[design/flow/design.v]
module fairArb (
	input logic [15:0] bids,
	output logic [15:0] wins,
	input logic get_next_win,
	input logic clk,
	input logic rst
		);
	parameter SIZE = 3;
	parameter S0=3'b000, S1=3'b001, S2=3'b010, S3=3'b011, S4=3'b100, S5=3'b101, S6=3'b110;
	logic [SIZE-1:0] state;
	logic [SIZE-1:0] next_state;
	logic [3:0] dec1;
	logic [3:0] dec2;
	logic [15:0] bid1;
	logic [15:0] bid2;
	logic [15:0] b [15:0];
	logic [15:0] d [15:0];
	logic [15:0] out_check;
	logic [3:0] new_priority;
	logic [3:0] pr_in;
	logic [15:0] bids_cycle_f;
	logic [3:0] priority_f;
	logic [3:0] priority_d;
	logic [15:0] wins_d;
	logic sB, sD;
	logic [1:0] sC;
	always @ (*) begin
		case (sC)
			2'b00: priority_d = dec2;
			2'b01: priority_d = priority_f;
			2'b10: priority_d = pr_in;
			2'b11: priority_d = 0;
		endcase
	end
	always @ (*) begin
		case (sB)
			1'b0: wins_d = bid1;
			1'b1: wins_d = bid2;
		endcase
	end
	always @ (*) begin
		case (sD)
			1'b0: begin
				bid2 = out_check;
				pr_in = new_priority + 1;
			end
			1'b1: begin
				bid2 = d[priority_f];
				pr_in = priority_f + 1;
			end
		endcase
	end
	always @ (*) begin
		bids_cycle_f = bids;
		next_state = S0;
		new_priority = 4'd0;
		out_check = 16'd0;
		if ((bids_cycle_f & 16'd1) != 16'b0) begin
			bid1 = 16'd1;
		end
		else if ((bids_cycle_f & 16'd2) != 16'b0) begin
			bid1 = 16'd2;
		end
		else if ((bids_cycle_f & 16'd4) != 16'b0) begin
			bid1 = 16'd4;
		end
		else if ((bids_cycle_f & 16'd8) != 16'b0) begin
			bid1 = 16'd8;
		end
		else if ((bids_cycle_f & 16'd16) != 16'b0) begin
			bid1 = 16'd16;
		end
		else if ((bids_cycle_f & 16'd32) != 16'b0) begin
			bid1 = 16'd32;
		end
		else if ((bids_cycle_f & 16'd64) != 16'b0) begin
			bid1 = 16'd64;
		end
		else if ((bids_cycle_f & 16'd128) != 16'b0) begin
			bid1 = 16'd128;
		end
		else if ((bids_cycle_f & 16'd256) != 16'b0) begin
			bid1 = 16'd256;
		end
		else if ((bids_cycle_f & 16'd512) != 16'b0) begin
			bid1 = 16'd512;
		end
		else if ((bids_cycle_f & 16'd1024) != 16'b0) begin
			bid1 = 16'd1024;
		end
		else if ((bids_cycle_f & 16'd2048) != 16'b0) begin
			bid1 = 16'd2048;
		end
		else if ((bids_cycle_f & 16'd4096) != 16'b0) begin
			bid1 = 16'd4096;
		end
		else if ((bids_cycle_f & 16'd8192) != 16'b0) begin
			bid1 = 16'd8192;
		end
		else if ((bids_cycle_f & 16'd16384) != 16'b0) begin
			bid1 = 16'd16384;
		end
		else if ((bids_cycle_f & 16'd32768) != 16'b0) begin
			bid1 = 16'd32768;
		end
		else begin
			bid1 = 0;
		end
		d[0] = bids_cycle_f & 16'd1;
		b[0] = (bids_cycle_f & 16'd1) >> 0;
		d[1] = bids_cycle_f & 16'd2;
		b[1] = (bids_cycle_f & 16'd2) >> 1;
		d[2] = bids_cycle_f & 16'd4;
		b[2] = (bids_cycle_f & 16'd4) >> 2;
		d[3] = bids_cycle_f & 16'd8;
		b[3] = (bids_cycle_f & 16'd8) >> 3;
		d[4] = bids_cycle_f & 16'd16;
		b[4] = (bids_cycle_f & 16'd16) >> 4;
		d[5] = bids_cycle_f & 16'd32;
		b[5] = (bids_cycle_f & 16'd32) >> 5;
		d[6] = bids_cycle_f & 16'd64;
		b[6] = (bids_cycle_f & 16'd64) >> 6;
		d[7] = bids_cycle_f & 16'd128;
		b[7] = (bids_cycle_f & 16'd128) >> 7;
		d[8] = bids_cycle_f & 16'd256;
		b[8] = (bids_cycle_f & 16'd256) >> 8;
		d[9] = bids_cycle_f & 16'd512;
		b[9] = (bids_cycle_f & 16'd512) >> 9;
		d[10] = bids_cycle_f & 16'd1024;
		b[10] = (bids_cycle_f & 16'd1024) >> 10;
		d[11] = bids_cycle_f & 16'd2048;
		b[11] = (bids_cycle_f & 16'd2048) >> 11;
		d[12] = bids_cycle_f & 16'd4096;
		b[12] = (bids_cycle_f & 16'd4096) >> 12;
		d[13] = bids_cycle_f & 16'd8192;
		b[13] = (bids_cycle_f & 16'd8192) >> 13;
		d[14] = bids_cycle_f & 16'd16384;
		b[14] = (bids_cycle_f & 16'd16384) >> 14;
		d[15] = bids_cycle_f & 16'd32768;
		b[15] = (bids_cycle_f & 16'd32768) >> 15;
                case (wins_d)
                16'd1: begin
                        dec1 = 0;
                end
                16'd2: begin
                        dec1 = 1;
                end
                16'd4: begin
                        dec1 = 2;
                end
                16'd8: begin
                        dec1 = 3;
                end
                16'd16: begin
                        dec1 = 4;
                end
                16'd32: begin
                        dec1 = 5;
                end
                16'd64: begin
                        dec1 = 6;
                end
                16'd128: begin
                        dec1 = 7;
                end
                16'd256: begin
                        dec1 = 8;
                end
                16'd512: begin
                        dec1 = 9;
                end
                16'd1024: begin
                        dec1 = 10;
                end
                16'd2048: begin
                        dec1 = 11;
                end
                16'd4096: begin
                        dec1 = 12;
                end
                16'd8192: begin
                        dec1 = 13;
                end
                16'd16384: begin
                        dec1 = 14;
                end
                16'd32768: begin
                        dec1 = 15;
                end
                default: begin
                        dec1 = 0;
                end
                endcase
		dec2 = dec1 + 1'b1;
		sD = b[priority_f] & 1'b1;
		if (bids_cycle_f == 16'b0) begin
			out_check = 16'b0;
			new_priority = new_priority;
		end
		else begin
			case (priority_f)
			5'd0: begin
			case (1'b1)
			b[1]: begin
			  new_priority = 1;
			  out_check = d[1];
			end
			b[2]: begin
			  new_priority = 2;
			  out_check = d[2];
			end
			b[3]: begin
			  new_priority = 3;
			  out_check = d[3];
			end
			b[4]: begin
			  new_priority = 4;
			  out_check = d[4];
			end
			b[5]: begin
			  new_priority = 5;
			  out_check = d[5];
			end
			b[6]: begin
			  new_priority = 6;
			  out_check = d[6];
			end
			b[7]: begin
			  new_priority = 7;
			  out_check = d[7];
			end
			b[8]: begin
			  new_priority = 8;
			  out_check = d[8];
			end
			b[9]: begin
			  new_priority = 9;
			  out_check = d[9];
			end
			b[10]: begin
			  new_priority = 10;
			  out_check = d[10];
			end
			b[11]: begin
			  new_priority = 11;
			  out_check = d[11];
			end
			b[12]: begin
			  new_priority = 12;
			  out_check = d[12];
			end
			b[13]: begin
			  new_priority = 13;
			  out_check = d[13];
			end
			b[14]: begin
			  new_priority = 14;
			  out_check = d[14];
			end
			b[15]: begin
			  new_priority = 15;
			  out_check = d[15];
			end
			endcase
			end
			5'd1: begin
			case (1'b1)
			b[2]: begin
			  new_priority = 2;
			  out_check = d[2];
			end
			b[3]: begin
			  new_priority = 3;
			  out_check = d[3];
			end
			b[4]: begin
			  new_priority = 4;
			  out_check = d[4];
			end
			b[5]: begin
			  new_priority = 5;
			  out_check = d[5];
			end
			b[6]: begin
			  new_priority = 6;
			  out_check = d[6];
			end
			b[7]: begin
			  new_priority = 7;
			  out_check = d[7];
			end
			b[8]: begin
			  new_priority = 8;
			  out_check = d[8];
			end
			b[9]: begin
			  new_priority = 9;
			  out_check = d[9];
			end
			b[10]: begin
			  new_priority = 10;
			  out_check = d[10];
			end
			b[11]: begin
			  new_priority = 11;
			  out_check = d[11];
			end
			b[12]: begin
			  new_priority = 12;
			  out_check = d[12];
			end
			b[13]: begin
			  new_priority = 13;
			  out_check = d[13];
			end
			b[14]: begin
			  new_priority = 14;
			  out_check = d[14];
			end
			b[15]: begin
			  new_priority = 15;
			  out_check = d[15];
			end
			b[0]: begin
			  new_priority = 0;
			  out_check = d[0];
			end
			endcase
			end
			5'd2: begin
			case (1'b1)
			b[3]: begin
			  new_priority = 3;
			  out_check = d[3];
			end
			b[4]: begin
			  new_priority = 4;
			  out_check = d[4];
			end
			b[5]: begin
			  new_priority = 5;
			  out_check = d[5];
			end
			b[6]: begin
			  new_priority = 6;
			  out_check = d[6];
			end
			b[7]: begin
			  new_priority = 7;
			  out_check = d[7];
			end
			b[8]: begin
			  new_priority = 8;
			  out_check = d[8];
			end
			b[9]: begin
			  new_priority = 9;
			  out_check = d[9];
			end
			b[10]: begin
			  new_priority = 10;
			  out_check = d[10];
			end
			b[11]: begin
			  new_priority = 11;
			  out_check = d[11];
			end
			b[12]: begin
			  new_priority = 12;
			  out_check = d[12];
			end
			b[13]: begin
			  new_priority = 13;
			  out_check = d[13];
			end
			b[14]: begin
			  new_priority = 14;
			  out_check = d[14];
			end
			b[15]: begin
			  new_priority = 15;
			  out_check = d[15];
			end
			b[0]: begin
			  new_priority = 0;
			  out_check = d[0];
			end
			b[1]: begin
			  new_priority = 1;
			  out_check = d[1];
			end
			endcase
			end
			5'd3: begin
			case (1'b1)
			b[4]: begin
			  new_priority = 4;
			  out_check = d[4];
			end
			b[5]: begin
			  new_priority = 5;
			  out_check = d[5];
			end
			b[6]: begin
			  new_priority = 6;
			  out_check = d[6];
			end
			b[7]: begin
			  new_priority = 7;
			  out_check = d[7];
			end
			b[8]: begin
			  new_priority = 8;
			  out_check = d[8];
			end
			b[9]: begin
			  new_priority = 9;
			  out_check = d[9];
			end
			b[10]: begin
			  new_priority = 10;
			  out_check = d[10];
			end
			b[11]: begin
			  new_priority = 11;
			  out_check = d[11];
			end
			b[12]: begin
			  new_priority = 12;
			  out_check = d[12];
			end
			b[13]: begin
			  new_priority = 13;
			  out_check = d[13];
			end
			b[14]: begin
			  new_priority = 14;
			  out_check = d[14];
			end
			b[15]: begin
			  new_priority = 15;
			  out_check = d[15];
			end
			b[0]: begin
			  new_priority = 0;
			  out_check = d[0];
			end
			b[1]: begin
			  new_priority = 1;
			  out_check = d[1];
			end
			b[2]: begin
			  new_priority = 2;
			  out_check = d[2];
			end
			endcase
			end
			5'd4: begin
			case (1'b1)
			b[5]: begin
			  new_priority = 5;
			  out_check = d[5];
			end
			b[6]: begin
			  new_priority = 6;
			  out_check = d[6];
			end
			b[7]: begin
			  new_priority = 7;
			  out_check = d[7];
			end
			b[8]: begin
			  new_priority = 8;
			  out_check = d[8];
			end
			b[9]: begin
			  new_priority = 9;
			  out_check = d[9];
			end
			b[10]: begin
			  new_priority = 10;
			  out_check = d[10];
			end
			b[11]: begin
			  new_priority = 11;
			  out_check = d[11];
			end
			b[12]: begin
			  new_priority = 12;
			  out_check = d[12];
			end
			b[13]: begin
			  new_priority = 13;
			  out_check = d[13];
			end
			b[14]: begin
			  new_priority = 14;
			  out_check = d[14];
			end
			b[15]: begin
			  new_priority = 15;
			  out_check = d[15];
			end
			b[0]: begin
			  new_priority = 0;
			  out_check = d[0];
			end
			b[1]: begin
			  new_priority = 1;
			  out_check = d[1];
			end
			b[2]: begin
			  new_priority = 2;
			  out_check = d[2];
			end
			b[3]: begin
			  new_priority = 3;
			  out_check = d[3];
			end
			endcase
			end
			5'd5: begin
			case (1'b1)
			b[6]: begin
			  new_priority = 6;
			  out_check = d[6];
			end
			b[7]: begin
			  new_priority = 7;
			  out_check = d[7];
			end
			b[8]: begin
			  new_priority = 8;
			  out_check = d[8];
			end
			b[9]: begin
			  new_priority = 9;
			  out_check = d[9];
			end
			b[10]: begin
			  new_priority = 10;
			  out_check = d[10];
			end
			b[11]: begin
			  new_priority = 11;
			  out_check = d[11];
			end
			b[12]: begin
			  new_priority = 12;
			  out_check = d[12];
			end
			b[13]: begin
			  new_priority = 13;
			  out_check = d[13];
			end
			b[14]: begin
			  new_priority = 14;
			  out_check = d[14];
			end
			b[15]: begin
			  new_priority = 15;
			  out_check = d[15];
			end
			b[0]: begin
			  new_priority = 0;
			  out_check = d[0];
			end
			b[1]: begin
			  new_priority = 1;
			  out_check = d[1];
			end
			b[2]: begin
			  new_priority = 2;
			  out_check = d[2];
			end
			b[3]: begin
			  new_priority = 3;
			  out_check = d[3];
			end
			b[4]: begin
			  new_priority = 4;
			  out_check = d[4];
			end
			endcase
			end
			5'd6: begin
			case (1'b1)
			b[7]: begin
			  new_priority = 7;
			  out_check = d[7];
			end
			b[8]: begin
			  new_priority = 8;
			  out_check = d[8];
			end
			b[9]: begin
			  new_priority = 9;
			  out_check = d[9];
			end
			b[10]: begin
			  new_priority = 10;
			  out_check = d[10];
			end
			b[11]: begin
			  new_priority = 11;
			  out_check = d[11];
			end
			b[12]: begin
			  new_priority = 12;
			  out_check = d[12];
			end
			b[13]: begin
			  new_priority = 13;
			  out_check = d[13];
			end
			b[14]: begin
			  new_priority = 14;
			  out_check = d[14];
			end
			b[15]: begin
			  new_priority = 15;
			  out_check = d[15];
			end
			b[0]: begin
			  new_priority = 0;
			  out_check = d[0];
			end
			b[1]: begin
			  new_priority = 1;
			  out_check = d[1];
			end
			b[2]: begin
			  new_priority = 2;
			  out_check = d[2];
			end
			b[3]: begin
			  new_priority = 3;
			  out_check = d[3];
			end
			b[4]: begin
			  new_priority = 4;
			  out_check = d[4];
			end
			b[5]: begin
			  new_priority = 5;
			  out_check = d[5];
			end
			endcase
			end
			5'd7: begin
			case (1'b1)
			b[8]: begin
			  new_priority = 8;
			  out_check = d[8];
			end
			b[9]: begin
			  new_priority = 9;
			  out_check = d[9];
			end
			b[10]: begin
			  new_priority = 10;
			  out_check = d[10];
			end
			b[11]: begin
			  new_priority = 11;
			  out_check = d[11];
			end
			b[12]: begin
			  new_priority = 12;
			  out_check = d[12];
			end
			b[13]: begin
			  new_priority = 13;
			  out_check = d[13];
			end
			b[14]: begin
			  new_priority = 14;
			  out_check = d[14];
			end
			b[15]: begin
			  new_priority = 15;
			  out_check = d[15];
			end
			b[0]: begin
			  new_priority = 0;
			  out_check = d[0];
			end
			b[1]: begin
			  new_priority = 1;
			  out_check = d[1];
			end
			b[2]: begin
			  new_priority = 2;
			  out_check = d[2];
			end
			b[3]: begin
			  new_priority = 3;
			  out_check = d[3];
			end
			b[4]: begin
			  new_priority = 4;
			  out_check = d[4];
			end
			b[5]: begin
			  new_priority = 5;
			  out_check = d[5];
			end
			b[6]: begin
			  new_priority = 6;
			  out_check = d[6];
			end
			endcase
			end
			5'd8: begin
			case (1'b1)
			b[9]: begin
			  new_priority = 9;
			  out_check = d[9];
			end
			b[10]: begin
			  new_priority = 10;
			  out_check = d[10];
			end
			b[11]: begin
			  new_priority = 11;
			  out_check = d[11];
			end
			b[12]: begin
			  new_priority = 12;
			  out_check = d[12];
			end
			b[13]: begin
			  new_priority = 13;
			  out_check = d[13];
			end
			b[14]: begin
			  new_priority = 14;
			  out_check = d[14];
			end
			b[15]: begin
			  new_priority = 15;
			  out_check = d[15];
			end
			b[0]: begin
			  new_priority = 0;
			  out_check = d[0];
			end
			b[1]: begin
			  new_priority = 1;
			  out_check = d[1];
			end
			b[2]: begin
			  new_priority = 2;
			  out_check = d[2];
			end
			b[3]: begin
			  new_priority = 3;
			  out_check = d[3];
			end
			b[4]: begin
			  new_priority = 4;
			  out_check = d[4];
			end
			b[5]: begin
			  new_priority = 5;
			  out_check = d[5];
			end
			b[6]: begin
			  new_priority = 6;
			  out_check = d[6];
			end
			b[7]: begin
			  new_priority = 7;
			  out_check = d[7];
			end
			endcase
			end
			5'd9: begin
			case (1'b1)
			b[10]: begin
			  new_priority = 10;
			  out_check = d[10];
			end
			b[11]: begin
			  new_priority = 11;
			  out_check = d[11];
			end
			b[12]: begin
			  new_priority = 12;
			  out_check = d[12];
			end
			b[13]: begin
			  new_priority = 13;
			  out_check = d[13];
			end
			b[14]: begin
			  new_priority = 14;
			  out_check = d[14];
			end
			b[15]: begin
			  new_priority = 15;
			  out_check = d[15];
			end
			b[0]: begin
			  new_priority = 0;
			  out_check = d[0];
			end
			b[1]: begin
			  new_priority = 1;
			  out_check = d[1];
			end
			b[2]: begin
			  new_priority = 2;
			  out_check = d[2];
			end
			b[3]: begin
			  new_priority = 3;
			  out_check = d[3];
			end
			b[4]: begin
			  new_priority = 4;
			  out_check = d[4];
			end
			b[5]: begin
			  new_priority = 5;
			  out_check = d[5];
			end
			b[6]: begin
			  new_priority = 6;
			  out_check = d[6];
			end
			b[7]: begin
			  new_priority = 7;
			  out_check = d[7];
			end
			b[8]: begin
			  new_priority = 8;
			  out_check = d[8];
			end
			endcase
			end
			5'd10: begin
			case (1'b1)
			b[11]: begin
			  new_priority = 11;
			  out_check = d[11];
			end
			b[12]: begin
			  new_priority = 12;
			  out_check = d[12];
			end
			b[13]: begin
			  new_priority = 13;
			  out_check = d[13];
			end
			b[14]: begin
			  new_priority = 14;
			  out_check = d[14];
			end
			b[15]: begin
			  new_priority = 15;
			  out_check = d[15];
			end
			b[0]: begin
			  new_priority = 0;
			  out_check = d[0];
			end
			b[1]: begin
			  new_priority = 1;
			  out_check = d[1];
			end
			b[2]: begin
			  new_priority = 2;
			  out_check = d[2];
			end
			b[3]: begin
			  new_priority = 3;
			  out_check = d[3];
			end
			b[4]: begin
			  new_priority = 4;
			  out_check = d[4];
			end
			b[5]: begin
			  new_priority = 5;
			  out_check = d[5];
			end
			b[6]: begin
			  new_priority = 6;
			  out_check = d[6];
			end
			b[7]: begin
			  new_priority = 7;
			  out_check = d[7];
			end
			b[8]: begin
			  new_priority = 8;
			  out_check = d[8];
			end
			b[9]: begin
			  new_priority = 9;
			  out_check = d[9];
			end
			endcase
			end
			5'd11: begin
			case (1'b1)
			b[12]: begin
			  new_priority = 12;
			  out_check = d[12];
			end
			b[13]: begin
			  new_priority = 13;
			  out_check = d[13];
			end
			b[14]: begin
			  new_priority = 14;
			  out_check = d[14];
			end
			b[15]: begin
			  new_priority = 15;
			  out_check = d[15];
			end
			b[0]: begin
			  new_priority = 0;
			  out_check = d[0];
			end
			b[1]: begin
			  new_priority = 1;
			  out_check = d[1];
			end
			b[2]: begin
			  new_priority = 2;
			  out_check = d[2];
			end
			b[3]: begin
			  new_priority = 3;
			  out_check = d[3];
			end
			b[4]: begin
			  new_priority = 4;
			  out_check = d[4];
			end
			b[5]: begin
			  new_priority = 5;
			  out_check = d[5];
			end
			b[6]: begin
			  new_priority = 6;
			  out_check = d[6];
			end
			b[7]: begin
			  new_priority = 7;
			  out_check = d[7];
			end
			b[8]: begin
			  new_priority = 8;
			  out_check = d[8];
			end
			b[9]: begin
			  new_priority = 9;
			  out_check = d[9];
			end
			b[10]: begin
			  new_priority = 10;
			  out_check = d[10];
			end
			endcase
			end
			5'd12: begin
			case (1'b1)
			b[13]: begin
			  new_priority = 13;
			  out_check = d[13];
			end
			b[14]: begin
			  new_priority = 14;
			  out_check = d[14];
			end
			b[15]: begin
			  new_priority = 15;
			  out_check = d[15];
			end
			b[0]: begin
			  new_priority = 0;
			  out_check = d[0];
			end
			b[1]: begin
			  new_priority = 1;
			  out_check = d[1];
			end
			b[2]: begin
			  new_priority = 2;
			  out_check = d[2];
			end
			b[3]: begin
			  new_priority = 3;
			  out_check = d[3];
			end
			b[4]: begin
			  new_priority = 4;
			  out_check = d[4];
			end
			b[5]: begin
			  new_priority = 5;
			  out_check = d[5];
			end
			b[6]: begin
			  new_priority = 6;
			  out_check = d[6];
			end
			b[7]: begin
			  new_priority = 7;
			  out_check = d[7];
			end
			b[8]: begin
			  new_priority = 8;
			  out_check = d[8];
			end
			b[9]: begin
			  new_priority = 9;
			  out_check = d[9];
			end
			b[10]: begin
			  new_priority = 10;
			  out_check = d[10];
			end
			b[11]: begin
			  new_priority = 11;
			  out_check = d[11];
			end
			endcase
			end
			5'd13: begin
			case (1'b1)
			b[14]: begin
			  new_priority = 14;
			  out_check = d[14];
			end
			b[15]: begin
			  new_priority = 15;
			  out_check = d[15];
			end
			b[0]: begin
			  new_priority = 0;
			  out_check = d[0];
			end
			b[1]: begin
			  new_priority = 1;
			  out_check = d[1];
			end
			b[2]: begin
			  new_priority = 2;
			  out_check = d[2];
			end
			b[3]: begin
			  new_priority = 3;
			  out_check = d[3];
			end
			b[4]: begin
			  new_priority = 4;
			  out_check = d[4];
			end
			b[5]: begin
			  new_priority = 5;
			  out_check = d[5];
			end
			b[6]: begin
			  new_priority = 6;
			  out_check = d[6];
			end
			b[7]: begin
			  new_priority = 7;
			  out_check = d[7];
			end
			b[8]: begin
			  new_priority = 8;
			  out_check = d[8];
			end
			b[9]: begin
			  new_priority = 9;
			  out_check = d[9];
			end
			b[10]: begin
			  new_priority = 10;
			  out_check = d[10];
			end
			b[11]: begin
			  new_priority = 11;
			  out_check = d[11];
			end
			b[12]: begin
			  new_priority = 12;
			  out_check = d[12];
			end
			endcase
			end
			5'd14: begin
			case (1'b1)
			b[15]: begin
			  new_priority = 15;
			  out_check = d[15];
			end
			b[0]: begin
			  new_priority = 0;
			  out_check = d[0];
			end
			b[1]: begin
			  new_priority = 1;
			  out_check = d[1];
			end
			b[2]: begin
			  new_priority = 2;
			  out_check = d[2];
			end
			b[3]: begin
			  new_priority = 3;
			  out_check = d[3];
			end
			b[4]: begin
			  new_priority = 4;
			  out_check = d[4];
			end
			b[5]: begin
			  new_priority = 5;
			  out_check = d[5];
			end
			b[6]: begin
			  new_priority = 6;
			  out_check = d[6];
			end
			b[7]: begin
			  new_priority = 7;
			  out_check = d[7];
			end
			b[8]: begin
			  new_priority = 8;
			  out_check = d[8];
			end
			b[9]: begin
			  new_priority = 9;
			  out_check = d[9];
			end
			b[10]: begin
			  new_priority = 10;
			  out_check = d[10];
			end
			b[11]: begin
			  new_priority = 11;
			  out_check = d[11];
			end
			b[12]: begin
			  new_priority = 12;
			  out_check = d[12];
			end
			b[13]: begin
			  new_priority = 13;
			  out_check = d[13];
			end
			endcase
			end
			5'd15: begin
			case (1'b1)
			b[0]: begin
			  new_priority = 0;
			  out_check = d[0];
			end
			b[1]: begin
			  new_priority = 1;
			  out_check = d[1];
			end
			b[2]: begin
			  new_priority = 2;
			  out_check = d[2];
			end
			b[3]: begin
			  new_priority = 3;
			  out_check = d[3];
			end
			b[4]: begin
			  new_priority = 4;
			  out_check = d[4];
			end
			b[5]: begin
			  new_priority = 5;
			  out_check = d[5];
			end
			b[6]: begin
			  new_priority = 6;
			  out_check = d[6];
			end
			b[7]: begin
			  new_priority = 7;
			  out_check = d[7];
			end
			b[8]: begin
			  new_priority = 8;
			  out_check = d[8];
			end
			b[9]: begin
			  new_priority = 9;
			  out_check = d[9];
			end
			b[10]: begin
			  new_priority = 10;
			  out_check = d[10];
			end
			b[11]: begin
			  new_priority = 11;
			  out_check = d[11];
			end
			b[12]: begin
			  new_priority = 12;
			  out_check = d[12];
			end
			b[13]: begin
			  new_priority = 13;
			  out_check = d[13];
			end
			b[14]: begin
			  new_priority = 14;
			  out_check = d[14];
			end
			endcase
			end
			endcase
		end
        case (state)
        S0: begin
			sB = 0;
			sC = 2'b11;
			next_state = S1;
        end
        S1: begin
			sB = 0;
			sC = 2'b00;
			next_state = S2;
		end
		S2: begin
			sB = 1;
			if (get_next_win == 1)  begin
				if (bids_cycle_f == 16'b0) begin
					sC = 2'b01;
				end
				else begin
					sC = 2'b10;
				end
			end
			else begin
				sC = 2'b01;
			end
			next_state = S2;
		end
		default: begin
			sC = 2'b11;
			sB = 0;
		end
		endcase
	end
	always @ (posedge clk) begin
		if (~rst) begin
			wins <= 0;
		end
		else begin
			wins <= wins_d;
		end
	end
	always @ (posedge clk) begin
		if (~rst) begin
			priority_f <= 0;
		end
		else begin
			priority_f <= priority_d;
		end
	end
	always @ (posedge clk) begin
		if (~rst) begin
			state <= S0;
		end
		else begin
			state <= next_state;
		end
	end
endmodule
[design/flow/run.sh]
#!/bin/bash
# the make line also repeats each setting of config.mk as NAME=value (left out here)
make -C /OpenROAD-flow-scripts/flow DESIGN_CONFIG=/design/flow/config.mk WORK_HOME=/design/flow/orfs CLKGATE_MAP_FILE= finish
[design/flow/config.mk]
export PLATFORM = sky130hd
export DESIGN_NAME = fairArb
export DESIGN_NICKNAME = fairArb
export VERILOG_FILES = /design/flow/design.v
export SDC_FILE = /design/flow/constraint.sdc
export NUM_CORES = 4
export LEC_CHECK = 0
export CAP_MARGIN = 20
export CORE_MARGIN = 2
export CORE_UTILIZATION = 40
export SETUP_SLACK_MARGIN = 0.89
export SLEW_MARGIN = 20
[design/flow/constraint.sdc]
create_clock -name core_clock -period 3.75 [get_ports {clk}]
set_input_delay 0.7500 -clock core_clock [delete_from_list [all_inputs] [get_ports {clk}]]
set_output_delay 0.7500 -clock core_clock [all_outputs]
set_load 0.01 [all_outputs]
==> impl_metrics.py, run 1 <==
# Synthesis and PnR figures
metrics = {
    "yosys": {
        "synthAdderAreaFrac_pct": 0.464,
        "yosysChipArea_um2": 2700,
        "synth.area.mux_share_pct": 0.836,
        "synth.distinct_cells": 84,
        "synthXorXnorAreaFrac_pct": 0,
        "synth.yosys.warnings": 3,
        "post_synth_ao_oa_area_fraction_pct": 34.6,
        "netlist_instances": 379,
        "top_cell": "nand2_1",
        "average_instance_area_after_synthesis_um2": 7.11,
        "synthTopCellsByArea": "dfxtp_1 (17%), a21oi_1 (4.6%), nand2_1 (4.5%), nor2_1 (4.3%), o21ai_0 (3.7%)",
        "synth_stat.cells": 379,
        "synth.cellmix.simpleShare_pct": 39.7,
        "synth_flops": 23,
        "top_cells_by_count": "nand2_1 (32), nor2_1 (31), a21oi_1 (25)",
        "sequential_fraction_of_the_synthesis_area_pct": 17.1,
        "synth_area_um2": 2700,
        "synth-async-reset-ratio_pct": 0,
        "yosysTopAreaCell": "dfxtp_1",
        "netlist_logic_family_top": "simple AND/OR/NAND/NOR gates",
        "synth_nets": 399,
        "synthDominantCellAreaShare_pct": 17.1,
        "dominantRegCellSynth": "dfxtp_1",
        "synth-edff-count": 0,
    },
    "pwr": {
        "pwr-share-clk_pct": 16.5,
        "combinational_power_share_pct": 54.1,
        "p_clk_uw": 151,
        "power.sequential.fraction_pct": 29.4,
        "switch_pwr_uw": 367,
        "cellInternalPower_uw": 550,
        "power_density_over_the_cells_nw_per_um2": 209,
        "cellLeakagePower_nw": 1.82,
        "p_sw_share_pct": 40.0,
        "power_in_sequential_cells_uw": 270,
        "combinationalPower_uw": 497,
        "power_top_consumer": "combinational cells",
        "worst_ir_drop_vdd_mv": 0.229,
    },
    "sta": {
        "setup_viol": 0,
        "hold_slack_ns": 0.438,
        "grt_setup_unrepaired": "true",
        "finalHoldViolations": 0,
        "final_period_minus_worst_setup_slack_ns": 3.27,
        "fin_crit_share_pct": 87.2,
        "rel_slew_slack_pct": 38.7,
        "worst-slew-pin-transition_ns": 0.918,
        "setup_slack_ns": 0.481,
        "finClkSkew_ns": 0.00203,
        "slew_viol_final": 0,
        "setup_tns_ns": 0,
        "clock.fmax_mhz": 306,
    },
    "worst_hold_path": {
        "worstHoldEndpoint": "state[2]",
        "hold_start": "state[0]",
        "worstHoldPathCells": 1,
        "worst_hold_path_type": "reg2reg",
    },
    "finish": {
        "finalInstanceArea_um2": 4390,
        "area_growth_syn_to_layout_pct": 62.9,
        "finish.net_count": 544,
    },
    "global_routing": {
        "first_global_vias": 3595,
        "gr-usage-met3_pct": 6.93,
        "gr-total-overflow": 0,
        "grt.total_usage_pct": 33.4,
        "wire_length_of_the_first_global_routing_pass_um": 19500,
        "grtUsageMet2_pct": 53.8,
        "met1_usage_pct": 45.0,
        "grt_max_degree": 35,
        "gr-max-usage-layer": "met2",
        "antenna_violations_before_repair": 0,
    },
    "cts": {
        "tritoncts": "done",
        "cts_hold_repair.buffers": 0,
        "insertion_delay_ns": 0.26,
        "cts_max_level": 1,
        "clk_pin_slew_ns": 0.08,
        "ctsLongestPathBuffers": 2,
        "numCtsBuffers": 3,
        "cts_root_buffer": "clkbuf_8",
        "cts.sinks": 23,
    },
    "placement": {
        "port-buffer-count": 34,
        "place_congestion": 1.02,
        "post_place_setup_slack_ns": -0.137,
        "placed_cell_area_um2": 3750,
        "dpl.hpwl_um": 9190,
    },
    "worst_setup_path": {
        "timing.critical_path.from_type": "input port",
        "slowest_stage": "dlygate4sd2_1",
        "data_required_time_of_the_worst_path_ns": 3.93,
        "critPathArrivalTime_ns": 3.45,
        "crit_path_max_incr_delay_ns": 0.28,
        "crit_path_start": "bids[10]",
        "crit_path_end_kind": "register",
        "critical_path_cell_count": 17,
        "ff2ff_path_depth": 14,
        "worstReg2RegEnd": "priority_f[2]",
        "path_class": "in2reg",
        "r2r_start": "priority_f[0]",
        "timing.critical_path.cells": "dlygate4sd2_1 -> buf_6 -> nor4_4 -> buf_6 -> buf_4 -> nand3_1 -> a21oi_2 -> nor3b_2 -> a32o_2 -> nor2_2 -> nor2_1 -> nand4_1 -> ha_4 -> inv_1 -> and4b_1 -> a211o_1 -> a21oi_2",
        "worstPathBufferInverterCount": 5,
        "crit_path_end": "priority_f[2]",
        "rrSetupSlack_ns": 0.52,
        "path_max_fanout": 7,
        "critPathTopFamily": "simple AND/OR/NAND/NOR gates",
    },
    "routing": {
        "diodes": 0,
        "post_route_drc": 0,
        "route.detailed.wl_per_inst_um": 21.5,
        "detailed_route_iter0_violations": 381,
        "drt-total-wl_um": 12900,
        "via_per_inst": 6.37,
        "num_vias": 3820,
        "first_pass_iteration_count_of_the_detailed_router": 5,
        "ant_nets": 0,
    },
    "floorplanning": {
        "io-pin-count": 35,
        "die_width_um": 86.1,
        "floorplan.core_area_um2": 6420,
        "die_y_um": 86.1,
        "number_of_placement_rows": 29,
        "initial_utilization_pct": 42.0,
        "die_area_um2": 7410,
    },
    "flow_run": {
        "maxCapViolCount": 0,
        "warning_count": 29,
    },
    "outcome": {
        "outcome": "no timing/DRC/antenna violations",
    },
}
## through the flow
stage | power (mW) | instances | utilization [%]
after global placement | 0.673 | 560 | 58.4
after floorplan | 0.488 | 379 | -
after global routing | 0.959 | 600 | 68.3
after CTS | 0.858 | 583 | 63.4
after detailed placement | 0.673 | 560 | 58.4
final | 0.918 | 600 | 68.3
## metal layers
metal | up-vias | routed length (um)
met3 | 48 | 1340
li1 | 1722 | -
met1 | 1777 | 5330
met5 | - | 0
met4 | 0 | 442
met2 | 273 | 5800
## timing repair
| action | in CTS | in global routing |
|---|---|---|
| gates resized | 64 | 57 |
| endpoints found under the setup margin | 10 | 6 |
| gates cloned | 1 | 1 |
| setup buffers | 18 | 16 |
| pin swaps | 30 | 38 |
## cell type report
type	instances	area, um2
Timing Repair Buffer	170	1400
Multi-Input combinational cell	315	2330
Inverter	11	41.3
Clock buffer	3	41.3
Fill cell	564	2030
Tap cell	77	96.3
Clock inverter	1	5.00
Sequential cell	23	469
==> run 2, diff against run 1 <==
Settings changed: CORE_UTILIZATION 40 to 58, SETUP_SLACK_MARGIN 0.89 to 0.83.
Clock period 3.75 ns to 2.84 ns, I/O delays scaled along.
==> run 2 against run 1 <==
Synthesized area stayed put. Die size is 30% lower. Synthesized cell count stayed put. The run now fails in 4_1_cts.
==> impl_metrics.py, run 2 <==
# Metrics from the implementation run
metrics = {
    "yosys": {
        "synth_flops": 23,
        "top_cell": "nand2_1",
        "post_synth_ao_oa_area_fraction_pct": 34.6,
        "synth-async-reset-ratio_pct": 0,
        "synthDominantCellAreaShare_pct": 17.1,
        "netlist_instances": 379,
        "synth.cellmix.simpleShare_pct": 39.7,
        "yosysTopAreaCell": "dfxtp_1",
        "netlist_logic_family_top": "simple AND/OR/NAND/NOR gates",
        "top_cells_by_count": "nand2_1 (32), nor2_1 (31), a21oi_1 (25)",
        "synth.area.mux_share_pct": 0.836,
        "synthTopCellsByArea": "dfxtp_1 (17%), a21oi_1 (4.6%), nand2_1 (4.5%), nor2_1 (4.3%), o21ai_0 (3.7%)",
        "synth.yosys.warnings": 3,
        "dominantRegCellSynth": "dfxtp_1",
        "synth_stat.cells": 379,
        "yosysChipArea_um2": 2700,
        "synthAdderAreaFrac_pct": 0.464,
        "synth-edff-count": 0,
        "synthXorXnorAreaFrac_pct": 0,
        "synth_nets": 399,
        "synth.distinct_cells": 84,
        "sequential_fraction_of_the_synthesis_area_pct": 17.1,
        "synth_area_um2": 2700,
        "average_instance_area_after_synthesis_um2": 7.11,
    },
    "floorplanning": {
        "die_area_um2": 5210,
        "initial_utilization_pct": 61.1,
        "io-pin-count": 35,
        "floorplan.core_area_um2": 4410,
        "number_of_placement_rows": 24,
        "die_y_um": 72.2,
        "die_width_um": 72.2,
    },
    "outcome": {
        "first-error": "[ERROR DPL-0038] Utilization greater than 100%, impossible to legalize",
        "failing_step": "4_1_cts",
        "outcome": "stopped before the end",
    },
    "placement": {
        "place_congestion": 1.18,
        "dpl.hpwl_um": 11500,
        "port-buffer-count": 34,
    },
}
## run 2: per-stage QoR
stage	area (um2)	instances	setup WS (ns)	util (%)
after floorplan	2870	379	-0.250	-
after global placement	4250	587	-0.741	96.3
after detailed placement	4250	587	-0.874	96.3
==> run 3, diff against run 2 <==
Settings changed: CORE_UTILIZATION 58 to 57, SETUP_SLACK_MARGIN 0.83 to -0.26, TNS_END_PERCENT set to 5.
Clock period 2.84 ns to 2.67 ns, I/O delays scaled along.
==> run 3 against run 2 <==
The run fails in 5_1_grt. Synthesized area stayed put. Die size grew 1.7%. Synthesized cell count unchanged.
==> impl_metrics.py, run 3 <==
# Metrics from the implementation run
metrics = {
    "yosys": {
        "netlist_logic_family_top": "simple AND/OR/NAND/NOR gates",
        "synth.area.mux_share_pct": 0.836,
        "synth-async-reset-ratio_pct": 0,
        "synthTopCellsByArea": "dfxtp_1 (17%), a21oi_1 (4.6%), nand2_1 (4.5%), nor2_1 (4.3%), o21ai_0 (3.7%)",
        "synth.distinct_cells": 84,
        "average_instance_area_after_synthesis_um2": 7.11,
        "top_cell": "nand2_1",
        "synth-edff-count": 0,
        "top_cells_by_count": "nand2_1 (32), nor2_1 (31), a21oi_1 (25)",
        "yosysChipArea_um2": 2700,
        "yosysTopAreaCell": "dfxtp_1",
        "synth_stat.cells": 379,
        "dominantRegCellSynth": "dfxtp_1",
        "synthDominantCellAreaShare_pct": 17.1,
        "synth_area_um2": 2700,
        "sequential_fraction_of_the_synthesis_area_pct": 17.1,
        "synth.cellmix.simpleShare_pct": 39.7,
        "post_synth_ao_oa_area_fraction_pct": 34.6,
        "synth.yosys.warnings": 3,
        "synth_nets": 399,
        "synthXorXnorAreaFrac_pct": 0,
        "synthAdderAreaFrac_pct": 0.464,
        "synth_flops": 23,
        "netlist_instances": 379,
    },
    "placement": {
        "post_place_setup_slack_ns": -1.14,
        "dpl.hpwl_um": 9590,
        "placed_cell_count": 598,
        "place_congestion": 1.15,
        "port-buffer-count": 34,
    },
    "cts": {
        "cts_root_buffer": "clkbuf_8",
        "cts.sinks": 23,
        "numCtsBuffers": 3,
        "ctsLongestPathBuffers": 2,
        "cts_max_level": 1,
    },
    "outcome": {
        "failing_step": "5_1_grt",
        "outcome": "stopped before the end",
        "first-error": "[ERROR GRT-0116] Global routing finished with congestion. Check the congestion regions in the DRC Viewer.",
    },
    "global_routing": {
        "gr-total-overflow": 25,
        "grt.total_usage_pct": 75.9,
    },
    "floorplanning": {
        "number_of_placement_rows": 25,
        "die_y_um": 72.8,
        "die_width_um": 72.8,
        "floorplan.core_area_um2": 4630,
        "io-pin-count": 35,
        "die_area_um2": 5290,
        "initial_utilization_pct": 58.2,
    },
}
[run 3: timing repair]
| item | in CTS |
|---|---|
| hold buffers | 0 |
| setup buffers | 21 |
| endpoints found under the setup margin | 4 |
| pin swaps | 19 |
| gates resized | 56 |
[run 3: metal layers]
layer / overflow / track usage (%)
met5: 0 / 14.1
met4: 4 / 70.6
met3: 1 / 62.0
met2: 19 / 93.8
met1: 1 / 76.7
[run 3: per-stage QoR]
step	utilization, %	setup TNS [ns]	area [um2]
CTS	96.2	-1.44	4450
detailed placement	90.6	-7.47	4200
global placement	90.6	-5.78	4200
floorplan	-	-0.684	2700
==> run 4, diff against run 3 <==
Settings changed: CORE_UTILIZATION 57 to 66, SETUP_SLACK_MARGIN -0.26 to not set, TNS_END_PERCENT 5 to not set.
Clock period 2.67 ns to 3.47 ns, I/O delays scaled along.
==> run 4 against run 3 <==
The run fails in 4_1_cts. Synthesized cell count stayed put. Die size decreased by 13%. Synthesized area unchanged.
==> impl_metrics.py, run 4 <==
# Metrics from the implementation run
metrics = {
    "yosys": {
        "dominantRegCellSynth": "dfxtp_1",
        "synth.distinct_cells": 84,
        "yosysChipArea_um2": 2700,
        "synth-async-reset-ratio_pct": 0,
        "average_instance_area_after_synthesis_um2": 7.11,
        "top_cell": "nand2_1",
        "synth_flops": 23,
        "post_synth_ao_oa_area_fraction_pct": 34.6,
        "synth_stat.cells": 379,
        "synth_area_um2": 2700,
        "synth_nets": 399,
        "synth.area.mux_share_pct": 0.836,
        "top_cells_by_count": "nand2_1 (32), nor2_1 (31), a21oi_1 (25)",
        "synth.yosys.warnings": 3,
        "netlist_instances": 379,
        "synthAdderAreaFrac_pct": 0.464,
        "synth-edff-count": 0,
        "synthXorXnorAreaFrac_pct": 0,
        "synthDominantCellAreaShare_pct": 17.1,
        "synthTopCellsByArea": "dfxtp_1 (17%), a21oi_1 (4.6%), nand2_1 (4.5%), nor2_1 (4.3%), o21ai_0 (3.7%)",
        "sequential_fraction_of_the_synthesis_area_pct": 17.1,
        "synth.cellmix.simpleShare_pct": 39.7,
        "netlist_logic_family_top": "simple AND/OR/NAND/NOR gates",
        "yosysTopAreaCell": "dfxtp_1",
    },
    "placement": {
        "place_congestion": 1.18,
        "placed_cell_count": 544,
        "dpl.hpwl_um": 10300,
        "port-buffer-count": 34,
        "post_place_setup_slack_ns": -0.485,
    },
    "floorplanning": {
        "floorplan.core_area_um2": 3970,
        "io-pin-count": 35,
        "die_width_um": 67.9,
        "initial_utilization_pct": 67.9,
        "die_y_um": 67.9,
        "die_area_um2": 4610,
        "number_of_placement_rows": 23,
    },
    "outcome": {
        "outcome": "stopped before the end",
        "first-error": "[ERROR DPL-0038] Utilization greater than 100%, impossible to legalize",
        "failing_step": "4_1_cts",
    },
}
[run 4: per-stage QoR]
| step | hold WS, ns | instance area [um2] |
|---|---|---|
| after global placement | 0.423 | 3780 |
| after floorplan | 0.412 | 2700 |
| after detailed placement | 0.439 | 3780 |
==> run 5, diff against run 4 <==
Settings changed: CELL_PAD_IN_SITES_DETAIL_PLACEMENT set to 2, CORE_ASPECT_RATIO set to 1.39, CORE_UTILIZATION 66 to 20, CTS_CLUSTER_DIAMETER set to 100, CTS_CLUSTER_SIZE set to 19, GPL_ROUTABILITY_DRIVEN set to 0, GPL_TIMING_DRIVEN set to 0, HOLD_SLACK_MARGIN set to 0.07, PLACE_DENSITY set to 0.46.
Clock period 3.47 ns to 4.14 ns, I/O delays scaled along.
==> run 5 against run 4 <==
The run now finishes clean. Synthesized area is the same. Die size rose to 3.1 times the previous value. Synthesized cell count unchanged.
==> impl_metrics.py, run 5 <==
# Synthesis and PnR figures
metrics = {
    "flow_run": {
        "maxCapViolCount": 0,
        "warning_count": 26,
    },
    "sta": {
        "rel_slew_slack_pct": 47.5,
        "worst-slew-pin-transition_ns": 0.786,
        "clock.fmax_mhz": 249,
        "final_period_minus_worst_setup_slack_ns": 4.01,
        "finClkSkew_ns": 0.00198,
        "setup_slack_ns": 0.130,
        "slew_viol_final": 0,
        "setup_viol": 0,
        "fin_crit_share_pct": 96.9,
        "finalHoldViolations": 0,
    },
    "finish": {
        "finalInstanceArea_um2": 3410,
        "final_cell_count_no_fill": 599,
        "finish.net_count": 438,
        "area_growth_syn_to_layout_pct": 26.5,
    },
    "yosys": {
        "yosysTopAreaCell": "dfxtp_1",
        "synthDominantCellAreaShare_pct": 17.1,
        "synth_stat.cells": 379,
        "synth.yosys.warnings": 3,
        "average_instance_area_after_synthesis_um2": 7.11,
        "netlist_instances": 379,
        "synthXorXnorAreaFrac_pct": 0,
        "post_synth_ao_oa_area_fraction_pct": 34.6,
        "synth_area_um2": 2700,
        "synth.distinct_cells": 84,
        "synth-edff-count": 0,
        "synth_nets": 399,
        "netlist_logic_family_top": "simple AND/OR/NAND/NOR gates",
        "synthTopCellsByArea": "dfxtp_1 (17%), a21oi_1 (4.6%), nand2_1 (4.5%), nor2_1 (4.3%), o21ai_0 (3.7%)",
        "top_cell": "nand2_1",
        "top_cells_by_count": "nand2_1 (32), nor2_1 (31), a21oi_1 (25)",
        "synth_flops": 23,
        "synthAdderAreaFrac_pct": 0.464,
        "sequential_fraction_of_the_synthesis_area_pct": 17.1,
        "yosysChipArea_um2": 2700,
        "synth-async-reset-ratio_pct": 0,
        "synth.area.mux_share_pct": 0.836,
        "dominantRegCellSynth": "dfxtp_1",
        "synth.cellmix.simpleShare_pct": 39.7,
    },
    "routing": {
        "first_pass_iteration_count_of_the_detailed_router": 5,
        "ant_nets": 0,
        "drt-total-wl_um": 13900,
        "route.detailed.wl_per_inst_um": 23.2,
        "num_vias": 3463,
        "via_per_inst": 5.78,
        "post_route_drc": 0,
        "diodes": 0,
        "detailed_route_iter0_violations": 206,
    },
    "worst_setup_path": {
        "critPathTopFamily": "AND-OR/OR-AND gates",
        "worstPathBufferInverterCount": 3,
        "ff2ff_path_depth": 14,
        "crit_path_end_kind": "register",
        "timing.critical_path.from_type": "register",
        "rrSetupSlack_ns": 0.13,
        "crit_path_start": "priority_f[0]",
        "data_required_time_of_the_worst_path_ns": 4.33,
        "slowest_stage": "o21ai_0",
        "timing.critical_path.mode_cell": "a21oi_2",
        "critical_path_cell_count": 14,
        "crit_path_max_incr_delay_ns": 0.63,
        "path_max_fanout": 10,
        "path_class": "reg2reg",
        "r2r_start": "priority_f[0]",
        "critPathArrivalTime_ns": 4.20,
        "worstReg2RegEnd": "priority_f[2]",
        "crit_path_end": "priority_f[2]",
        "timing.critical_path.cells": "buf_2 -> clkbuf_1 -> a21oi_2 -> o21ai_0 -> a31oi_1 -> o31ai_1 -> a22oi_1 -> and4_1 -> nand4_1 -> ha_1 -> inv_1 -> and4b_1 -> a211o_1 -> a21oi_2",
    },
    "floorplanning": {
        "initial_utilization_pct": 20.2,
        "floorplan.core_area_um2": 13300,
        "io-pin-count": 35,
        "die_y_um": 141,
        "die_area_um2": 14400,
        "die_width_um": 102,
        "number_of_placement_rows": 50,
    },
    "pwr": {
        "combinationalPower_uw": 335,
        "p_clk_uw": 212,
        "power_in_sequential_cells_uw": 239,
        "p_sw_share_pct": 39.6,
        "combinational_power_share_pct": 42.6,
        "pwr-share-clk_pct": 27.0,
        "worst_ir_drop_vdd_mv": 0.0872,
        "cellInternalPower_uw": 475,
        "power_top_consumer": "combinational cells",
        "power.sequential.fraction_pct": 30.4,
        "cellLeakagePower_nw": 1.19,
        "power_density_over_the_cells_nw_per_um2": 231,
        "switch_pwr_uw": 311,
    },
    "cts": {
        "insertion_delay_ns": 0.26,
        "numCtsBuffers": 3,
        "cts_max_level": 1,
        "clk_pin_slew_ns": 0.06,
        "ctsLongestPathBuffers": 2,
        "cts.sinks": 23,
        "tritoncts": "done",
        "cts_root_buffer": "clkbuf_16",
    },
    "global_routing": {
        "grt.total_usage_pct": 19.5,
        "gr-total-overflow": 0,
        "grt_max_degree": 13,
        "antenna_violations_before_repair": 0,
        "wire_length_of_the_first_global_routing_pass_um": 21600,
        "first_global_vias": 3801,
    },
    "placement": {
        "port-buffer-count": 27,
        "dpl.hpwl_um": 10900,
        "placed_cell_count": 588,
        "placed_cell_area_um2": 3190,
        "post_place_setup_slack_ns": -0.470,
    },
    "worst_hold_path": {
        "worst_hold_path_type": "reg2reg",
        "worstHoldPathCells": 1,
        "worstHoldEndpoint": "state[2]",
        "hold_start": "state[0]",
    },
    "outcome": {
        "outcome": "no timing/DRC/antenna violations",
    },
}
## run 5: layer usage
metal	track usage [%]	share of wire (%)	up-vias
met5	0	0	-
met4	14.2	8.1	0
met3	1.59	4.4	69
met2	34.2	51	171
met1	21.3	36	1709
li1	-	-	1514
## run 5: layout make-up
class	count	area [um2]
clock buffer	4	78.8
tap	182	228
inverter	11	41.3
sequential	23	460
fill	1587	9920
multi-input combinational	314	2120
buffer	31	158
timing repair buffer	34	325
## run 5: repair_timing
| item | 4_1_cts | 5_1_grt |
|---|---|---|
| pin swaps | 2 | 4 |
| hold buffers | 0 | 0 |
| endpoints found under the setup margin | 2 | 2 |
| gates resized | 7 | 13 |
| buffers inserted | 2 | 5 |
## run 5: stage by stage
stage | hold slack, ns | power (mW) | TNS (ns) | utilization, %
after floorplan | 0.412 | 0.441 | 0 | -
after detailed placement | 0.440 | 0.556 | -0.913 | 24.0
after global placement | 0.419 | 0.542 | -0.556 | 24.0
after CTS | 0.459 | 0.775 | 0 | 25.0
final | 0.450 | 0.786 | 0 | 25.6
after global routing | 0.463 | 0.827 | -0.0192 | 25.6
==> run 6, diff against run 5 <==
Settings changed: CAP_MARGIN 20 to 5, CELL_PAD_IN_SITES_DETAIL_PLACEMENT 2 to not set, CELL_PAD_IN_SITES_GLOBAL_PLACEMENT set to 0, CORE_ASPECT_RATIO 1.39 to not set, CORE_UTILIZATION 20 to 70, CTS_CLUSTER_DIAMETER 100 to 333, CTS_CLUSTER_SIZE 19 to 23, GPL_TIMING_DRIVEN 0 to 1, HOLD_SLACK_MARGIN 0.07 to not set, MAX_ROUTING_LAYER set to met4, PLACE_DENSITY 0.46 to not set, SETUP_SLACK_MARGIN set to -0.1.
Clock period 4.14 ns to 3.64 ns, I/O delays scaled along.
==> run 6 against run 5 <==
The flow now stops in 3_5_place_dp. Synthesized cell count did not move. Die size fell by 70%. Synthesized area unchanged.
==> impl_metrics.py, run 6 <==
# Metrics from the implementation run
metrics = {
    "outcome": {
        "outcome": "stopped before the end",
        "failing_step": "3_5_place_dp",
        "first-error": "[ERROR DPL-0033] detailed placement checks failed during check placement.",
    },
    "yosys": {
        "synth.area.mux_share_pct": 0.836,
        "netlist_logic_family_top": "simple AND/OR/NAND/NOR gates",
        "yosysChipArea_um2": 2700,
        "synthAdderAreaFrac_pct": 0.464,
        "synth-edff-count": 0,
        "synthXorXnorAreaFrac_pct": 0,
        "top_cell": "nand2_1",
        "post_synth_ao_oa_area_fraction_pct": 34.6,
        "netlist_instances": 379,
        "yosysTopAreaCell": "dfxtp_1",
        "synthTopCellsByArea": "dfxtp_1 (17%), a21oi_1 (4.6%), nand2_1 (4.5%), nor2_1 (4.3%), o21ai_0 (3.7%)",
        "average_instance_area_after_synthesis_um2": 7.11,
        "synth.cellmix.simpleShare_pct": 39.7,
        "synth_flops": 23,
        "synth_stat.cells": 379,
        "top_cells_by_count": "nand2_1 (32), nor2_1 (31), a21oi_1 (25)",
        "synth.distinct_cells": 84,
        "synth-async-reset-ratio_pct": 0,
        "synthDominantCellAreaShare_pct": 17.1,
        "sequential_fraction_of_the_synthesis_area_pct": 17.1,
        "synth.yosys.warnings": 3,
        "dominantRegCellSynth": "dfxtp_1",
        "synth_nets": 399,
        "synth_area_um2": 2700,
    },
    "floorplanning": {
        "die_area_um2": 4360,
        "die_y_um": 66.1,
        "initial_utilization_pct": 73.1,
        "io-pin-count": 35,
        "die_width_um": 66.1,
        "number_of_placement_rows": 22,
        "floorplan.core_area_um2": 3690,
    },
    "placement": {
        "port-buffer-count": 34,
    },
}
[run 6: stage by stage]
stage / power, mW / std cells / hold WS, ns / TNS, ns / worst slack [ns]
after floorplan: 0.501 / 379 / 0.412 / 0 / 0.300
after global placement: 0.661 / 527 / 0.415 / -0.238 / -0.165
==> run 7, diff against run 6 <==
Settings changed: ABC_AREA set to 1, CAP_MARGIN 5 to 20, CELL_PAD_IN_SITES_GLOBAL_PLACEMENT 0 to not set, CORE_ASPECT_RATIO set to 0.7, CORE_UTILIZATION 70 to 60, CTS_CLUSTER_DIAMETER 333 to 239, CTS_CLUSTER_SIZE 23 to 96, GPL_ROUTABILITY_DRIVEN 0 to not set, GPL_TIMING_DRIVEN 1 to not set, MAX_ROUTING_LAYER met4 to not set, PLACE_DENSITY set to 0.37, SETUP_SLACK_MARGIN -0.1 to not set.
Clock period 3.64 ns to 3.81 ns, I/O delays scaled along.
==> run 7 against run 6 <==
The run now finishes clean. Synthesized cell count is 42% higher. Die size rose by 16%. Synthesized area about the same.
==> impl_metrics.py, run 7 <==
# Synthesis and PnR figures
metrics = {
    "pwr": {
        "combinationalPower_uw": 422,
        "power_uw": 858,
        "p_sw_share_pct": 44.5,
        "cellInternalPower_uw": 476,
        "combinational_power_share_pct": 49.3,
        "power.sequential.fraction_pct": 32.0,
        "switch_pwr_uw": 381,
        "power_density_over_the_cells_nw_per_um2": 273,
        "p_clk_uw": 161,
        "power_in_sequential_cells_uw": 274,
        "worst_ir_drop_vdd_mv": 0.197,
        "power_top_consumer": "combinational cells",
        "pwr-share-clk_pct": 18.8,
        "cellLeakagePower_nw": 1.73,
    },
    "floorplanning": {
        "die_y_um": 60.1,
        "initial_utilization_pct": 62.2,
        "io-pin-count": 35,
        "die_area_um2": 5050,
        "floorplan.core_area_um2": 4330,
        "die_width_um": 84.1,
        "number_of_placement_rows": 20,
    },
    "global_routing": {
        "first_global_vias": 3275,
        "grt_max_degree": 23,
        "gr-total-overflow": 0,
        "grt.total_usage_pct": 41.6,
        "wire_length_of_the_first_global_routing_pass_um": 16000,
        "antenna_violations_before_repair": 0,
    },
    "worst_setup_path": {
        "timing.critical_path.mode_cell": "nand2_1",
        "crit_path_end": "priority_f[2]",
        "r2r_start": "priority_f[1]",
        "slowest_stage": "clkdlybuf4s50_1",
        "timing.critical_path.cells": "clkdlybuf4s50_1 -> inv_1 -> o211ai_1 -> nor2_1 -> nor2_1 -> nand3_1 -> nand2_1 -> nand2_1 -> nand3_1 -> nand2_1 -> o21ai_0 -> nand2_1 -> nor2_1 -> nand2_1 -> ha_1 -> nand3b_1 -> nand3_1 -> a21oi_1",
        "crit_path_end_kind": "register",
        "timing.critical_path.from_type": "input port",
        "critPathArrivalTime_ns": 3.64,
        "path_max_fanout": 6,
        "worstPathBufferInverterCount": 2,
        "data_required_time_of_the_worst_path_ns": 3.95,
        "crit_path_max_incr_delay_ns": 0.60,
        "critPathTopFamily": "simple AND/OR/NAND/NOR gates",
        "path_class": "in2reg",
        "ff2ff_path_depth": 18,
        "critical_path_cell_count": 18,
        "rrSetupSlack_ns": 0.51,
        "worstReg2RegEnd": "priority_f[2]",
        "crit_path_start": "bids[11]",
    },
    "routing": {
        "first_pass_iteration_count_of_the_detailed_router": 10,
        "post_route_drc": 0,
        "detailed_route_iter0_violations": 664,
        "diodes": 0,
        "ant_nets": 0,
        "drt-total-wl_um": 10400,
        "route.detailed.wl_per_inst_um": 16.6,
        "num_vias": 3771,
        "via_per_inst": 6.02,
    },
    "sta": {
        "setup_viol": 0,
        "finClkSkew_ns": 0.00246,
        "slew_viol_final": 0,
        "hold_slack_ns": 0.423,
        "grt_setup_unrepaired": "false",
        "worst-slew-pin-transition_ns": 0.726,
        "rel_slew_slack_pct": 51.6,
        "fin_crit_share_pct": 92.1,
        "clock.fmax_mhz": 285,
        "finalHoldViolations": 0,
        "final_period_minus_worst_setup_slack_ns": 3.51,
        "setup_tns_ns": 0,
    },
    "yosys": {
        "synth_stat.cells": 537,
        "dominantRegCellSynth": "dfxtp_1",
        "netlist_instances": 537,
        "synth_nets": 557,
        "average_instance_area_after_synthesis_um2": 5.01,
        "netlist_logic_family_top": "simple AND/OR/NAND/NOR gates",
        "synth_flops": 23,
        "synth-edff-count": 0,
        "synth.yosys.warnings": 3,
        "synthTopCellsByArea": "nand2_1 (29%), dfxtp_1 (17%), nor2_1 (12%), nand3_1 (11%), inv_1 (9.3%)",
        "yosysChipArea_um2": 2690,
        "post_synth_ao_oa_area_fraction_pct": 10.5,
        "top_cell": "nand2_1",
        "sequential_fraction_of_the_synthesis_area_pct": 17.1,
        "synthXorXnorAreaFrac_pct": 0,
        "synth.distinct_cells": 29,
        "synth.cellmix.simpleShare_pct": 59.3,
        "top_cells_by_count": "nand2_1 (209), nor2_1 (85), inv_1 (67)",
        "synth-async-reset-ratio_pct": 0,
        "synthAdderAreaFrac_pct": 0.465,
        "synth_area_um2": 2690,
        "synthDominantCellAreaShare_pct": 29.1,
        "yosysTopAreaCell": "nand2_1",
        "synth.area.mux_share_pct": 0,
    },
    "cts": {
        "cts_hold_repair.buffers": 0,
        "cts.sinks": 23,
        "cts_max_level": 1,
        "ctsLongestPathBuffers": 2,
        "post_cts_setup_buffer_count": 0,
        "cts_root_buffer": "clkbuf_8",
        "insertion_delay_ns": 0.27,
        "numCtsBuffers": 3,
        "tritoncts": "done",
        "ctsResizeCount": 0,
        "clk_pin_slew_ns": 0.09,
    },
    "worst_hold_path": {
        "worstHoldEndpoint": "state[2]",
        "worst_hold_path_type": "reg2reg",
        "worstHoldPathCells": 2,
        "hold_start": "state[0]",
    },
    "finish": {
        "final_cell_count_no_fill": 626,
        "fillCellCount": 391,
        "finish.net_count": 592,
        "area_growth_syn_to_layout_pct": 16.5,
        "finish.utilization_pct": 72.5,
    },
    "placement": {
        "port-buffer-count": 34,
        "placed_cell_count": 622,
        "dpl.hpwl_um": 8420,
        "place_congestion": 1.15,
    },
    "flow_run": {
        "warning_count": 28,
        "maxCapViolCount": 0,
    },
    "outcome": {
        "outcome": "no timing/DRC/antenna violations",
    },
}
-- run 7: stage by stage --
step / cell area (um2) / setup slack, ns
after floorplan: 2690 / 1.23
after global placement: 3090 / 0.185
after detailed placement: 3090 / 0.132
after CTS: 3140 / 0.421
after global routing: 3140 / 0.0546
final: 3140 / 0.300
-- run 7: layout make-up --
type                    count  area (um2)  share of cell area [%]
flip-flops and latches     23         460                    14.7
multi-input cells         431        1890                    60.3
repair buffers             43         408                    13.0
clock buffers               3        41.3                    1.32
inverters                  70         263                    8.38
clock inverters             1        5.00                   0.160
well taps                  55        68.8                    2.19
-- run 7: per-layer routing --
metal | share of wire [%] | vias up | GRT usage (%)
li1 | - | 1750 | -
met1 | 39 | 1641 | 54.0
met2 | 40 | 320 | 63.4
met3 | 17 | 60 | 17.1
met4 | 3.9 | 0 | 12.9
met5 | 0 | - | 0
==> run 8, diff against run 7 <==
Settings changed: CORE_ASPECT_RATIO 0.7 to not set, CORE_UTILIZATION 60 to 62, CTS_CLUSTER_DIAMETER 239 to not set, CTS_CLUSTER_SIZE 96 to not set, PLACE_DENSITY 0.37 to not set.
Clock period 3.81 ns to 2.78 ns, I/O delays scaled along.
==> run 8 against run 7 <==
The run now fails in 3_5_place_dp. Synthesized area stayed put. Die size down 3.2%. Synthesized cell count stayed put.
==> impl_metrics.py, run 8 <==
# Metrics from the implementation run
metrics = {
    "yosys": {
        "sequential_fraction_of_the_synthesis_area_pct": 17.1,
        "synth-edff-count": 0,
        "average_instance_area_after_synthesis_um2": 5.01,
        "synth-async-reset-ratio_pct": 0,
        "netlist_logic_family_top": "simple AND/OR/NAND/NOR gates",
        "post_synth_ao_oa_area_fraction_pct": 10.5,
        "synth_stat.cells": 537,
        "synthXorXnorAreaFrac_pct": 0,
        "synth.area.mux_share_pct": 0,
        "yosysTopAreaCell": "nand2_1",
        "synth_area_um2": 2690,
        "synth_nets": 557,
        "top_cells_by_count": "nand2_1 (209), nor2_1 (85), inv_1 (67)",
        "synth.distinct_cells": 29,
        "dominantRegCellSynth": "dfxtp_1",
        "synthTopCellsByArea": "nand2_1 (29%), dfxtp_1 (17%), nor2_1 (12%), nand3_1 (11%), inv_1 (9.3%)",
        "yosysChipArea_um2": 2690,
        "synth_flops": 23,
        "synthAdderAreaFrac_pct": 0.465,
        "synth.cellmix.simpleShare_pct": 59.3,
        "top_cell": "nand2_1",
        "netlist_instances": 537,
        "synthDominantCellAreaShare_pct": 29.1,
        "synth.yosys.warnings": 3,
    },
    "floorplanning": {
        "initial_utilization_pct": 65.9,
        "die_area_um2": 4890,
        "die_y_um": 69.9,
        "io-pin-count": 35,
        "floorplan.core_area_um2": 4090,
        "number_of_placement_rows": 23,
        "die_width_um": 69.9,
    },
    "placement": {
        "place_congestion": 1.18,
        "port-buffer-count": 34,
    },
    "outcome": {
        "failing_step": "3_5_place_dp",
        "outcome": "stopped before the end",
        "first-error": "[ERROR DPL-0033] detailed placement checks failed during check placement.",
    },
}
run 8: per-stage QoR:
step	hold WS, ns	TNS, ns	total power, mW	setup WS, ns
after floorplan	0.390	0	0.751	0.402
after global placement	0.400	-0.796	1.04	-0.301
==> run 9, diff against run 8 <==
Settings changed: ABC_AREA 1 to not set, CAP_MARGIN 20 to 10, CELL_PAD_IN_SITES_DETAIL_PLACEMENT set to 2, CORE_UTILIZATION 62 to 61, CTS_CLUSTER_DIAMETER set to 133, MIN_ROUTING_LAYER set to met1, PLACE_DENSITY_LB_ADDON set to 0.21, SETUP_SLACK_MARGIN set to 0.76, TNS_END_PERCENT set to 95.
Clock period 2.78 ns to 2.81 ns, I/O delays scaled along.
==> run 9 against run 8 <==
Synthesized cell count fell by 29%. Die size rose by 1.6%. The flow again stops in 3_5_place_dp. Synthesized area barely moved.
==> impl_metrics.py, run 9 <==
# Metrics from the implementation run
metrics = {
    "yosys": {
        "top_cell": "nand2_1",
        "synth_flops": 23,
        "synthAdderAreaFrac_pct": 0.464,
        "synth.yosys.warnings": 3,
        "synthDominantCellAreaShare_pct": 17.1,
        "sequential_fraction_of_the_synthesis_area_pct": 17.1,
        "synth.area.mux_share_pct": 0.836,
        "synth.distinct_cells": 84,
        "synthTopCellsByArea": "dfxtp_1 (17%), a21oi_1 (4.6%), nand2_1 (4.5%), nor2_1 (4.3%), o21ai_0 (3.7%)",
        "synth.cellmix.simpleShare_pct": 39.7,
        "top_cells_by_count": "nand2_1 (32), nor2_1 (31), a21oi_1 (25)",
        "dominantRegCellSynth": "dfxtp_1",
        "synthXorXnorAreaFrac_pct": 0,
        "synth_area_um2": 2700,
        "yosysChipArea_um2": 2700,
        "average_instance_area_after_synthesis_um2": 7.11,
        "post_synth_ao_oa_area_fraction_pct": 34.6,
        "netlist_logic_family_top": "simple AND/OR/NAND/NOR gates",
        "synth_stat.cells": 379,
        "synth-edff-count": 0,
        "netlist_instances": 379,
        "synth_nets": 399,
        "synth-async-reset-ratio_pct": 0,
        "yosysTopAreaCell": "dfxtp_1",
    },
    "floorplanning": {
        "number_of_placement_rows": 24,
        "die_width_um": 70.5,
        "die_area_um2": 4970,
        "floorplan.core_area_um2": 4290,
        "initial_utilization_pct": 62.8,
        "die_y_um": 70.5,
        "io-pin-count": 35,
    },
    "outcome": {
        "outcome": "stopped before the end",
        "failing_step": "3_5_place_dp",
        "first-error": "[ERROR DPL-0033] detailed placement checks failed during check placement.",
    },
    "placement": {
        "place_congestion": 1.14,
        "port-buffer-count": 34,
    },
}
run 9: metrics by stage:
stage	total power [mW]	cell area, um2	setup WS [ns]	setup TNS [ns]
after floorplan	0.673	2840	-0.274	-0.414
after global placement	0.951	4210	-0.711	-2.88
Power and IR drop assume default switching activity.
